==> inputs of run X <==
// AuctionSearch
module AuctionSearch(
  input         clock,
  input         reset,
  output        io_rewardIn_0_ready,
  input         io_rewardIn_0_valid,
  input  [7:0]  io_rewardIn_0_reward,
  input  [10:0] io_rewardIn_0_idx,
  input         io_rewardIn_0_last,
  output [10:0] io_agentIdx_0,
  input  [7:0]  io_price_0,
  output        io_rewardIn_1_ready,
  input         io_rewardIn_1_valid,
  input  [7:0]  io_rewardIn_1_reward,
  input  [10:0] io_rewardIn_1_idx,
  output [10:0] io_agentIdx_1,
  input  [7:0]  io_price_1,
  output        io_rewardIn_2_ready,
  input         io_rewardIn_2_valid,
  input  [7:0]  io_rewardIn_2_reward,
  input  [10:0] io_rewardIn_2_idx,
  output [10:0] io_agentIdx_2,
  input  [7:0]  io_price_2,
  output        io_rewardIn_3_ready,
  input         io_rewardIn_3_valid,
  input  [7:0]  io_rewardIn_3_reward,
  input  [10:0] io_rewardIn_3_idx,
  output [10:0] io_agentIdx_3,
  input  [7:0]  io_price_3,
  output        io_rewardIn_4_ready,
  input         io_rewardIn_4_valid,
  input  [7:0]  io_rewardIn_4_reward,
  ...
export LEC_CHECK = 0
export CAP_MARGIN = 20
export CORE_MARGIN = 2
export CORE_UTILIZATION = 70
export CTS_CLUSTER_SIZE = 52
export SETUP_SLACK_MARGIN = 0.31
export SLEW_MARGIN = 20
create_clock -name core_clock -period 3.25 [get_ports {clock}]
run.sh (not shown) runs the stock make flow with config.mk's settings and CLKGATE_MAP_FILE=.
==> inputs of run F, as changes to run X <==
Settings changed: ABC_AREA from default to 1, CORE_UTILIZATION 70 to 68, CTS_CLUSTER_SIZE 52 to default, PLACE_DENSITY from default to 0.6, SETUP_SLACK_MARGIN 0.31 to default.
==> results <==
| metric | run X | run F |
|---|---|---|
| Area occupied by registers | 20100 µm² | 20000 µm² |
| Period Utilization, post-route | 137% | 99.8% |
| Compound-Gate Fraction of Synth Area | 19.2% | 20.5% |
| Xor and xnor area share after synthesis | 2.38% | 0.582% |
| Outcome | complete, but fails checks | finished clean |
| Layout check failures | setup timing | - |
| Hold path start | pes_1.s3_oldPrice[1] | search.compRegs_0_7_oldPrice[1] |
| Nonclk buf count | 742 | 421 |
| Gp weighted congestion | 0.936 | 0.935 |
| OpenROAD warning count | 116 | 102 |
| Fraction of area in clock buffers and inverters | 5.61% | 5.88% |
| Hold worst-path end | pes_1.s3_oldPrice[1] | search.compRegs_0_7_oldPrice[1] |
| Number of cells traversed by the worst register-to-register path | 12 | 22 |
| Number of antenna violations at the first check in global routing | 20 | 3 |
| Clock buffers | 136 | 141 |
| Routing usage on met3 | 7.29% | 4.74% |
| Post-Syn Area | 48300 µm² | 51200 µm² |
| Synthesized instance count | 6125 | 7304 |
| Effective utilization at floorplan | 70.6% | 68.7% |
| Post-route cell area | 61400 µm² | 58600 µm² |
| Post-place setup slack | -0.121 ns | 0.0520 ns |
| PnR worst setup slack | -1.20 ns | 0.00664 ns |
| Power drawn by the clock network | 12100 µW | 11900 µW |
| Buffer share of cell area | 11.5% | 7.63% |
| Critical R2R Launch | search.compRegs_2_1_benefit[6] | search.compRegs_2_1_benefit[1] |
| Wl on met1 | 63.5 mm | 59.7 mm |

* * *

==> 01-05 <==
Starting RTL as in the previous note.
==> flow/config.mk <==
export PLATFORM = sky130hd
export DESIGN_NAME = AuctionSearch
export DESIGN_NICKNAME = AuctionSearch
export VERILOG_FILES = /design/flow/design.v
export SDC_FILE = /design/flow/constraint.sdc
export NUM_CORES = 4
export LEC_CHECK = 0
export CAP_MARGIN = 25
export CORE_MARGIN = 2
export CORE_UTILIZATION = 72
export GPL_ROUTABILITY_DRIVEN = 0
export HOLD_SLACK_MARGIN = 0.29
export MAX_ROUTING_LAYER = met4
export MIN_ROUTING_LAYER = met1
export PLACE_DENSITY_LB_ADDON = 0.01
export SETUP_SLACK_MARGIN = 1.28
export SLEW_MARGIN = 20
export TNS_END_PERCENT = 25
==> flow/constraint.sdc <==
create_clock -name core_clock -period 4.56 [get_ports {clock}]
set_input_delay 0.9120 -clock core_clock [delete_from_list [all_inputs] [get_ports {clock}]]
set_output_delay 0.9120 -clock core_clock [all_outputs]
set_load 0.01 [all_outputs]
==> 10-23: changes against 01-05 <==
==> flow/config.mk (replaced) <==
export PLATFORM = sky130hd
export DESIGN_NAME = AuctionSearch
export DESIGN_NICKNAME = AuctionSearch
export VERILOG_FILES = /design/flow/design.v
export SDC_FILE = /design/flow/constraint.sdc
export NUM_CORES = 4
export LEC_CHECK = 0
export ABC_AREA = 1
export CAP_MARGIN = 25
export CORE_MARGIN = 2
export CORE_UTILIZATION = 68
export GPL_ROUTABILITY_DRIVEN = 1
export HOLD_SLACK_MARGIN = 0.3
export MAX_ROUTING_LAYER = met4
export MIN_ROUTING_LAYER = met1
export SLEW_MARGIN = 20
export TNS_END_PERCENT = 70
==> flow/constraint.sdc (replaced) <==
create_clock -name core_clock -period 2.58 [get_ports {clock}]
set_input_delay 0.5160 -clock core_clock [delete_from_list [all_inputs] [get_ports {clock}]]
set_output_delay 0.5160 -clock core_clock [all_outputs]
set_load 0.01 [all_outputs]
==> 05-03: changes against 01-05 <==
==> flow/config.mk (replaced) <==
export PLATFORM = sky130hd
export DESIGN_NAME = AuctionSearch
export DESIGN_NICKNAME = AuctionSearch
export VERILOG_FILES = /design/flow/design.v
export SDC_FILE = /design/flow/constraint.sdc
export NUM_CORES = 4
export LEC_CHECK = 0
export CAP_MARGIN = 25
export CORE_MARGIN = 4
export CORE_UTILIZATION = 31
export GPL_ROUTABILITY_DRIVEN = 0
export HOLD_SLACK_MARGIN = 0.11
export MAX_ROUTING_LAYER = met4
export MIN_ROUTING_LAYER = met1
export SLEW_MARGIN = 20
export TNS_END_PERCENT = 25
==> flow/constraint.sdc (replaced) <==
create_clock -name core_clock -period 3.53 [get_ports {clock}]
set_input_delay 0.7060 -clock core_clock [delete_from_list [all_inputs] [get_ports {clock}]]
set_output_delay 0.7060 -clock core_clock [all_outputs]
set_load 0.01 [all_outputs]
==> 07-17: changes against 01-05 <==
--- a/flow/config.mk
+++ b/flow/config.mk
@@ -13,6 +13,5 @@
 export MAX_ROUTING_LAYER = met4
 export MIN_ROUTING_LAYER = met1
-export PLACE_DENSITY_LB_ADDON = 0.01
-export SETUP_SLACK_MARGIN = 1.28
+export SETUP_SLACK_MARGIN = 0.52
 export SLEW_MARGIN = 20
-export TNS_END_PERCENT = 25
+export TNS_END_PERCENT = 100
==> flow/constraint.sdc (replaced) <==
create_clock -name core_clock -period 4.43 [get_ports {clock}]
set_input_delay 0.8860 -clock core_clock [delete_from_list [all_inputs] [get_ports {clock}]]
set_output_delay 0.8860 -clock core_clock [all_outputs]
set_load 0.01 [all_outputs]
==> notes <==
- 10-23 finished with negative setup slack left. 05-03 completed with no timing, DRC or antenna violations. 01-05 finished clean. 07-17 completed with no timing, DRC or antenna violations.
- Count of clock-buffer cells in the layout: 05-03 > 10-23 > 07-17 > 01-05.
- Clock power, highest first: 10-23, 05-03, 07-17, 01-05.
- Of 01-05 and 10-23, 01-05 has the higher first-iteration DRC count (gap about 15%, measured against 10-23).
- Flip-flop count is the same in 01-05 and 05-03.
- Between 05-03 and 01-05, the lower hold slack is in 05-03 (gap 0.0057 ns).
- Against 05-03, the critical path depth of 10-23 is higher by 7.
- In 07-17 the via count is larger than in 05-03, by 3.8%.
- The lowest worst setup slack belongs to 10-23, the highest to 07-17.
- The highest non-clock buffer count belongs to 10-23, the lowest to 07-17.
- Between 07-17 and 05-03, the lower total power is in 07-17 (gap about 22%, measured against 05-03).
- Register-to-register slack, lowest first: 10-23, 05-03, 01-05, 07-17.

* * *

==> 03-07 <==
Starting RTL as in the previous note.
Settings: LEC_CHECK=0, ABC_AREA=1, CAP_MARGIN=25, CORE_MARGIN=2, CORE_UTILIZATION=70, CTS_CLUSTER_SIZE=37, GPL_ROUTABILITY_DRIVEN=1, HOLD_SLACK_MARGIN=0.3, MAX_ROUTING_LAYER=met4, MIN_ROUTING_LAYER=met1, SLEW_MARGIN=20, TNS_END_PERCENT=70; clock period 2.13 ns.
==> 12-20: changes against 03-07 <==
==> flow/config.mk (replaced) <==
export PLATFORM = sky130hd
export DESIGN_NAME = AuctionSearch
export DESIGN_NICKNAME = AuctionSearch
export VERILOG_FILES = /design/flow/design.v
export SDC_FILE = /design/flow/constraint.sdc
export NUM_CORES = 4
export LEC_CHECK = 0
export CAP_MARGIN = 20
export CORE_MARGIN = 2
export CORE_UTILIZATION = 66
export PLACE_DENSITY = 0.6
export SLEW_MARGIN = 20
==> flow/constraint.sdc (replaced) <==
create_clock -name core_clock -period 3.25 [get_ports {clock}]
set_input_delay 0.6500 -clock core_clock [delete_from_list [all_inputs] [get_ports {clock}]]
set_output_delay 0.6500 -clock core_clock [all_outputs]
set_load 0.01 [all_outputs]
==> results <==
| metric | 03-07 | 12-20 |
|---|---|---|
| Status | aborted with a tool error | failed layout checks |
| Last stage reached | global routing | - |
| Reasons for failing layout checks | - | negative setup slack |
| Total Die Area | 0.0753 mm² | 0.0754 mm² |
| Total CTS buffers | 98 | 99 |
| Number of instances in the placed design | 8757 | 7377 |
| AND-OR/OR-AND Cells, Area Fraction | 20.5% | 19.2% |
| Core utilization before placement | 70.4% | 66.4% |
| Synth Cell Area | 0.0512 mm² | 0.0483 mm² |
| Dpl hpwl | 105000 µm | 95700 µm |
| Buffers inserted by post-CTS timing repair | 164 | 26 |
| Fraction of synthesized cell area in xor and xnor cells | 0.582% | 2.38% |
| Overall die height | 274 µm | 275 µm |
| Placement-stage cell area | 0.0590 mm² | 0.0545 mm² |
| Die Span X | 274 µm | 275 µm |
| Post-synth area from yosys stat | 0.0512 mm² | 0.0483 mm² |
| Top cell area share | 39.0% | 41.4% |

* * *

==> wip/willow: inputs <==
AuctionSearch again, from the RTL that the note above started with.
export LEC_CHECK = 0
export CAP_MARGIN = 20
export CORE_MARGIN = 2
export CORE_UTILIZATION = 72
export PLACE_DENSITY = 0.67
export SLEW_MARGIN = 35
create_clock -name core_clock -period 3.25 [get_ports {clock}]
==> wip/xenon (differences from wip/willow) <==
CORE_UTILIZATION = 9   (was 72)
PLACE_DENSITY = 0.6   (was 0.67)
SLEW_MARGIN = 20   (was 35)
==> flow/constraint.sdc (replaced) <==
create_clock -name core_clock -period 4.15 [get_ports {clock}]
set_input_delay 0.8300 -clock core_clock [delete_from_list [all_inputs] [get_ports {clock}]]
set_output_delay 0.8300 -clock core_clock [all_outputs]
set_load 0.01 [all_outputs]
==> results <==
quantity                                                                                             wip/willow                wip/xenon
Number of buffers created by CTS                                                                             98                      103
Routing usage on met3                                                                                     6.98%                    1.60%
Combinational cell fraction of total power                                                                15.7%                    12.5%
Crit. End Element                                                                                     flip-flop               output pin
Transition time at the pin with the least slew margin                                                    988 ps                  1200 ps
Global-route track usage on met2                                                                          69.7%                    10.6%
Buffers inserted by post-CTS timing repair                                                                   41                        0
Total instance count after detailed placement                                                              7237                    13300
Outcome                                                                              complete, but fails checks           finished clean
Reasons for failing layout checks                                                          negative setup slack                        -
FP Core Util                                                                                              73.1%                    9.02%
Worst vdd rail ir drop                                                                                 0.549 mV                 0.362 mV
Layout overhead on the synthesized area                                                                   24.9%                    32.1%
Number of warnings in the stage logs                                                                         97                      100
Power per standard cell area                                                                        500 nW/um^2              362 nW/um^2
Worst-case setup slack after placement                                                                  -258 ps                   376 ps
Y dimension of the die                                                                                   263 um                   737 um
Sw power                                                                                                8120 uW                  6290 uW
Number of standard cells in the layout, taps in and fillers out                                            7523                    13500
Final wirelength                                                                                      164000 um                177000 um
Logic area                                                                                          27500 sq um              25700 sq um
Kind of critical path                                                                    flip-flop to flip-flop  flip-flop to output pin
Average vias per placed instance                                                                           6.48                     3.10
Clock insertion delay at the later pin of the skew report                                                690 ps                   730 ps
Final Setup Violations                                                                                       65                        0
Register fraction of the total cell area                                                                  33.2%                    31.3%
Critical Path Sink                                               search.compRegs_1_3_runningBid[5]$_SDFFE_PP0N_      io_resultOut_bid[6]
WP buf/inv                                                                                                    3                        1

* * *

==> build 55 <==
Starting RTL as in the previous note.
==> flow/design.v (excerpt) <==
module AuctionSearch(
  input         clock,
  input         reset,
  output        io_rewardIn_0_ready,
  input         io_rewardIn_0_valid,
  input  [7:0]  io_rewardIn_0_reward,
  input  [10:0] io_rewardIn_0_idx,
  input         io_rewardIn_0_last,
  output [10:0] io_agentIdx_0,
  input  [7:0]  io_price_0,
  output        io_rewardIn_1_ready,
  input         io_rewardIn_1_valid,
  input  [7:0]  io_rewardIn_1_reward,
  input  [10:0] io_rewardIn_1_idx,
  output [10:0] io_agentIdx_1,
  input  [7:0]  io_price_1,
  output        io_rewardIn_2_ready,
  input         io_rewardIn_2_valid,
  input  [7:0]  io_rewardIn_2_reward,
  input  [10:0] io_rewardIn_2_idx,
  output [10:0] io_agentIdx_2,
  input  [7:0]  io_price_2,
  output        io_rewardIn_3_ready,
  input         io_rewardIn_3_valid,
  input  [7:0]  io_rewardIn_3_reward,
  input  [10:0] io_rewardIn_3_idx,
  output [10:0] io_agentIdx_3,
  input  [7:0]  io_price_3,
  output        io_rewardIn_4_ready,
  input         io_rewardIn_4_valid,
  input  [7:0]  io_rewardIn_4_reward,
  input  [10:0] io_rewardIn_4_idx,
  output [10:0] io_agentIdx_4,
  input  [7:0]  io_price_4,
  output        io_rewardIn_5_ready,
  input         io_rewardIn_5_valid,
  input  [7:0]  io_rewardIn_5_reward,
  input  [10:0] io_rewardIn_5_idx,
  output [10:0] io_agentIdx_5,
  input  [7:0]  io_price_5,
  output        io_rewardIn_6_ready,
  input         io_rewardIn_6_valid,
  input  [7:0]  io_rewardIn_6_reward,
  input  [10:0] io_rewardIn_6_idx,
  output [10:0] io_agentIdx_6,
  input  [7:0]  io_price_6,
  output        io_rewardIn_7_ready,
  input         io_rewardIn_7_valid,
  input  [7:0]  io_rewardIn_7_reward,
  input  [10:0] io_rewardIn_7_idx,
  output [10:0] io_agentIdx_7,
  input  [7:0]  io_price_7,
  input         io_resultOut_ready,
  output        io_resultOut_valid,
  output [10:0] io_resultOut_winner,
  output [7:0]  io_resultOut_bid
);
Settings: LEC_CHECK=0, CAP_MARGIN=25, CORE_MARGIN=2, CORE_UTILIZATION=72, CTS_CLUSTER_SIZE=100, GPL_ROUTABILITY_DRIVEN=0, HOLD_SLACK_MARGIN=-0.09, MAX_ROUTING_LAYER=met4, MIN_ROUTING_LAYER=met1, SETUP_SLACK_MARGIN=0.52, SLEW_MARGIN=20, TNS_END_PERCENT=25; clock period 4.56 ns.
==> build 26 (differences from build 55) <==
Settings changed: CAP_MARGIN 25 to 20, CORE_UTILIZATION 72 to 71, CTS_CLUSTER_SIZE 100 to default, GPL_ROUTABILITY_DRIVEN 0 to default, HOLD_SLACK_MARGIN -0.09 to default, MAX_ROUTING_LAYER met4 to default, MIN_ROUTING_LAYER met1 to default, SETUP_SLACK_MARGIN 0.52 to 0.6, TNS_END_PERCENT 25 to default.
==> flow/constraint.sdc (replaced) <==
create_clock -name core_clock -period 2.11 [get_ports {clock}]
set_input_delay 0.4220 -clock core_clock [delete_from_list [all_inputs] [get_ports {clock}]]
set_output_delay 0.4220 -clock core_clock [all_outputs]
set_load 0.01 [all_outputs]
==> build 78 (differences from build 55) <==
Settings changed: ABC_AREA from default to 1, CAP_MARGIN 25 to 5, CORE_MARGIN 2 to 4, CORE_UTILIZATION 72 to 26, CTS_CLUSTER_SIZE 100 to 95, HOLD_SLACK_MARGIN -0.09 to default, SETUP_SLACK_MARGIN 0.52 to 0.9.
==> flow/constraint.sdc (replaced) <==
create_clock -name core_clock -period 3.53 [get_ports {clock}]
set_input_delay 0.7060 -clock core_clock [delete_from_list [all_inputs] [get_ports {clock}]]
set_output_delay 0.7060 -clock core_clock [all_outputs]
set_load 0.01 [all_outputs]
==> qor summary <==
	build 26	build 55	build 78
Synthesized-area fraction occupied by adder cells	8.910%	8.910%	8.411%
Required arrival time at the worst endpoint	-	3.65 ns	2.82 ns
Area share of and/or/nand/nor cells after synthesis	19.08%	19.08%	21.12%
Final core utilization	-	83.87%	33.53%
Count of max-cap constraint violations	-	0	0
CTS tree	-	built	built
Fin cells	-	7,175	10,300
Final worst-path cycle share	-	87.08%	89.72%
Die boundary height	264.8 um	263.0 um	451.6 um
Hold Vio Cnt, Final	-	0	0
Final std cell area, no fill	-	55,430 um^2	65,510 um^2
Power in sequential cells	-	9.27 mW	12.4 mW
Largest voltage drop on the vdd net	-	0.2985 mV	0.3700 mV
Crit Path Max Fanout	-	7	2
Crit path buffers/inverters	-	1	1
Status	aborted with a tool error	finished clean	finished clean
Last stage reached	global routing (5_1_grt)	-	-
Static leakage power	-	22.06 nW	29.04 nW
Endpoint, Worst Hold	-	search.compRegs_0_1_oldPrice[2]$_SDFFE_PP0P_	search.slast_valid$_SDFFE_PP0N_
Met3 wire length	-	9823 um	6188 um
Sequential cell area in the final layout	-	19,990 um^2	20,160 um^2
DRC marker count from the first detailed-route iteration	-	4,532	3,315
Part of the total power dissipated in sequential elements	-	45.7%	39.7%
Average detailed-routed wire length per instance	-	18.34 um	15.34 um
Hold_ws	-	0.4475 ns	0.3068 ns
DRC violations left	-	0	0
Clock distribution power	-	8.49 mW	11.3 mW
Power is estimated from default activity; no workload was simulated.
